== alpha ==
==> flow/design.v (excerpt) <==
module alu_top(CLK, OP1, OP2, OPRN, OUT, ZERO);
	input CLK;
	input [31:0] OP1;
	input [31:0] OP2;
	input [5:0] OPRN;
	output [31:0] OUT;
	output ZERO;
	reg [31:0] op1_q, op2_q;
	reg [5:0] oprn_q;
	reg [31:0] out_q;
	reg zero_q;
	wire [31:0] alu_out;
	wire alu_zero;
	ALU alu_inst(alu_out, alu_zero, op1_q, op2_q, oprn_q);
	always @(posedge CLK) begin
		op1_q <= OP1;
		op2_q <= OP2;
		oprn_q <= OPRN;
		out_q <= alu_out;
		zero_q <= alu_zero;
	end
	assign OUT = out_q;
	assign ZERO = zero_q;
endmodule
make LEC_CHECK=0 ABC_AREA=1 CAP_MARGIN=15 CELL_PAD_IN_SITES_DETAIL_PLACEMENT=2 CELL_PAD_IN_SITES_GLOBAL_PLACEMENT=1 CORE_MARGIN=6 CORE_UTILIZATION=29 CTS_CLUSTER_DIAMETER=214 CTS_CLUSTER_SIZE=12 HOLD_SLACK_MARGIN=0.09 MAX_ROUTING_LAYER=met4 MIN_ROUTING_LAYER=met1 PLACE_DENSITY_LB_ADDON=0.24 SLEW_MARGIN=30 TNS_END_PERCENT=50 finish   # period 47.6 ns
run.sh (not shown) runs the stock make flow with config.mk's settings and CLKGATE_MAP_FILE=.
Edits applied to the flow inputs when going from alpha to beta:
Settings: clearing CTS_CLUSTER_SIZE, which used to be 12; swapping 15 for 20 in CAP_MARGIN; clearing MIN_ROUTING_LAYER, which used to be met1; swapping 29 for 64 in CORE_UTILIZATION; clearing TNS_END_PERCENT, which used to be 50; clearing CELL_PAD_IN_SITES_DETAIL_PLACEMENT, which used to be 2; swapping 6 for 2 in CORE_MARGIN; clearing MAX_ROUTING_LAYER, which used to be met4; clearing PLACE_DENSITY_LB_ADDON, which used to be 0.24; swapping 30 for 20 in SLEW_MARGIN; clearing HOLD_SLACK_MARGIN, which used to be 0.09; clearing CELL_PAD_IN_SITES_GLOBAL_PLACEMENT, which used to be 1; clearing CTS_CLUSTER_DIAMETER, which used to be 214; swapping 47.6 for 36.5 in the clock period (ns, I/O delays scaled along).
Results
Compared alpha against beta; fraction of area in clock buffers and inverters within noise. Summary of beta over alpha: chip area decreased by 51,000 µm² relative to the old numbers; DRC violations left shows no meaningful change; portion of the clock cycle consumed by the worst path in the final layout higher; number of antenna violations at the first check in global routing went down. Higher standard cell core area goes to alpha over beta.
What gamma does differently from beta at the input level:
Settings: an added PLACE_DENSITY of 0.36; an added CTS_CLUSTER_SIZE of 100; a change of the clock period (ns, I/O delays scaled along) from 36.5 to 22.8.
Re flop count: no difference whatsoever between beta and gamma. More vias were needed by gamma than by beta. The lower area added between synthesis and finish came out of beta. gamma ends up with a number of cells on the worst reg-to-reg path that is about 1.2% higher than in beta. Via density per instance, gamma and beta: larger value in gamma. Delta(non-clock buffer instance count of the final layout, gamma - beta) > 0. Diff gamma and beta: minimum period implied by the final worst setup slack lower in gamma. A worst setup path startpoint of op1_q[0] is what gamma shows, while op2_q[0] belongs to beta. Comparing gamma and beta, the lower pin slew with the least headroom to its limit is on gamma. Looking across gamma and beta, the single run that reached the end with no open violations was beta.
Input-level comparison between delta and gamma:
Settings: CTS_CLUSTER_SIZE: 100 -> unset; PLACE_DENSITY: 0.36 -> unset; ABC_AREA: 1 -> unset; CORE_UTILIZATION: 64 -> 65; the clock period (ns, I/O delays scaled along): 22.8 -> 24.1.
==> comparison <==
Status(delta) = ERROR, stage = global routing. The die used by delta is smaller than the one used by gamma. Chip area estimate from yosys synthesis shrinks by a few percent when moving from gamma to delta. Re instance tally after logic synthesis: delta and gamma aren't equal, and the higher value belongs to gamma. Taking gamma as the reference, in delta synthesized area has decreased, yosys stat cell total has decreased.

========
run A:
alu_top again, from the RTL that the note above started with.
Settings: LEC_CHECK=0, CAP_MARGIN=20, CORE_MARGIN=2, CORE_UTILIZATION=68, CTS_CLUSTER_DIAMETER=373, CTS_CLUSTER_SIZE=100, HOLD_SLACK_MARGIN=0.3, PLACE_DENSITY=0.42, SETUP_SLACK_MARGIN=-1.67, SLEW_MARGIN=20, TNS_END_PERCENT=20; clock period 17.1 ns.
Run A failed in global routing (5_1_grt) with GRT-0116.
#### Input delta (run B over run A)
- clearing TNS_END_PERCENT, which used to be 20
- swapping 68 for 58 in CORE_UTILIZATION
- clearing CTS_CLUSTER_DIAMETER, which used to be 373
- clearing SETUP_SLACK_MARGIN, which used to be -1.67
- clearing CTS_CLUSTER_SIZE, which used to be 100
- clearing HOLD_SLACK_MARGIN, which used to be 0.3
- clearing PLACE_DENSITY, which used to be 0.42
- swapping 17.1 for 24.2 in the clock period (ns, I/O delays scaled along)
Notes after the runs:
In run B the implementation ran to completion but is not tape-out ready, as the final checks report setup timing.
In terms of H-tree level count, run B and run A differ only marginally.
When run B is measured against run A, its final weighted congestion in routability-driven placement turns out about 9% lower.
Looking at die extent in y, run B sits about 8% above run A.
There was hardly any difference in post-detailed-placement half-perimeter wirelength between run B and run A.
## Diff of input files: run C against run B
- an added SETUP_SLACK_MARGIN of -0.59
- a change of CORE_UTILIZATION from 58 to 68
- a change of the clock period (ns, I/O delays scaled along) from 24.2 to 8.64
==> comparison <==
- global routing (5_1_grt): run C exited with error
- Number of placed instances, taps included for run C: 34 up relative to run B
- Looking only at floorplan die height, and setting everything else aside, the higher value of run B and run C goes to run B.
- When run C is measured against run B, its setup slack after placement turns out 15230 ps lower.
- On initial core utilization, the lower figure sits with run B, not run C.
- Run B -> run C: count of different cell masters after synthesis delta 0, exact match
- Run B fits on a die that is larger than the die of run C.
- Comparing run C against run B, there is no change at all in synthesized cell count.
- Diff run B -> run C | number of post-CTS setup repair buffers | increase of 17
- Diff run C..run B | share of the synthesized netlist area taken by xor and xnor gates | unchanged
Input changes introduced in run D (baseline for comparison: run C):
- SETUP_SLACK_MARGIN now -2.0, was -0.59
- CORE_UTILIZATION now 65, was 68
- the clock period (ns, I/O delays scaled along) now 28.2, was 8.64
Notes after the runs:
- Run D completed end to end; final checks failed (setup timing).
- Run D against run C: effective utilization at floorplan decreased 3.6 points, die outline area increased about 4.5%.
- Re area fraction in full adders, half adders and majority gates: no difference whatsoever between run D and run C.
- Comparing run D against run C, there is no change at all in hold-fix buffer count after cts.
- Number of instances in the synthesized netlist: run D vs run C identical

========
alu_top again, from the RTL that the note above started with.
clock: 27.7 ns
lec_check: 0
cap_margin: 20
core_margin: 2
core_utilization: 70
cts_cluster_size: 83
place_density_lb_addon: 0.06
slew_margin: 20
tns_end_percent: 5
The first run never finished: it broke off in global routing on GRT-0232.
Rerun with:
--- a/flow/config.mk
+++ b/flow/config.mk
@@ -10,3 +10,3 @@
-export CORE_UTILIZATION = 70
-export CTS_CLUSTER_SIZE = 83
-export PLACE_DENSITY_LB_ADDON = 0.06
+export CORE_UTILIZATION = 65
+export MAX_ROUTING_LAYER = met4
+export SETUP_SLACK_MARGIN = 3.99
Effect:
- Now the flow completed and failed the layout checks on negative setup slack
- synthesized area does not change
- die area climbs by 7.5%
- synthesized cell count is unchanged
Rerun with:
--- a/flow/config.mk
+++ b/flow/config.mk
@@ -10,3 +10 @@
-export CORE_UTILIZATION = 65
-export MAX_ROUTING_LAYER = met4
-export SETUP_SLACK_MARGIN = 3.99
+export CORE_UTILIZATION = 40
@@ -14 +11,0 @@
-export TNS_END_PERCENT = 5
==> flow/constraint.sdc (replaced) <==
create_clock -name core_clock -period 29.5 [get_ports {CLK}]
set_input_delay 5.9000 -clock core_clock [delete_from_list [all_inputs] [get_ports {CLK}]]
set_output_delay 5.9000 -clock core_clock [all_outputs]
set_load 0.01 [all_outputs]
The new run completed without violations.
Global-route usage went down by 27 points.
Worst setup slack is better by 3000 ps.
Utilization went down by 28 points.
Sequential share of layout area barely changes.
Register-to-register slack is better by 3000 ps.
Design area went up by 0.56%.
Die size went up by 61%.
Via count went down by 16%.
Rerun with:
--- a/flow/config.mk
+++ b/flow/config.mk
@@ -7,0 +8 @@
+export ABC_AREA = 0
@@ -10 +11,5 @@
-export CORE_UTILIZATION = 40
+export CORE_UTILIZATION = 48
+export CTS_CLUSTER_DIAMETER = 354
+export CTS_CLUSTER_SIZE = 100
+export MAX_ROUTING_LAYER = met4
+export SETUP_SLACK_MARGIN = 5.0
@@ -11,0 +17 @@
+export TNS_END_PERCENT = 15
The new run finished clean. Non-clock buffer count goes down by 10. Final area falls slightly. Sequential share of layout area stays flat. Fmax rose slightly. Flip-flop count stays the same. Utilization climbs by 9.0 points. Area after synthesis does not change. Setup slack gets better by 230 ps. Wire length decreases slightly.
Rerun with:
--- a/flow/config.mk
+++ b/flow/config.mk
@@ -9,0 +10,2 @@
+export CELL_PAD_IN_SITES_GLOBAL_PLACEMENT = 1
+export CORE_ASPECT_RATIO = 0.5
@@ -11,2 +13,2 @@
-export CORE_UTILIZATION = 48
-export CTS_CLUSTER_DIAMETER = 354
+export CORE_UTILIZATION = 49
+export CTS_CLUSTER_DIAMETER = 348
@@ -14,4 +16,4 @@
-export MAX_ROUTING_LAYER = met4
-export SETUP_SLACK_MARGIN = 5.0
-export SLEW_MARGIN = 20
-export TNS_END_PERCENT = 15
+export PLACE_DENSITY = 0.42
+export SETUP_SLACK_MARGIN = 1.98
+export SLEW_MARGIN = 0
+export TNS_END_PERCENT = 30
The new run produced a clean layout.
First-iteration DRC count increases by 0.79%.
Count of clock-buffer cells in the layout is unchanged.
Global-route usage decreases by 2.6 points.
Via count decreases by 2.6%.
Area after synthesis is unchanged.
Maximum frequency decreases by 0.66%.
Routed wire length decreases by 7.0%.
Critical path depth decreases by 6.
Sequential share of layout area is about the same.
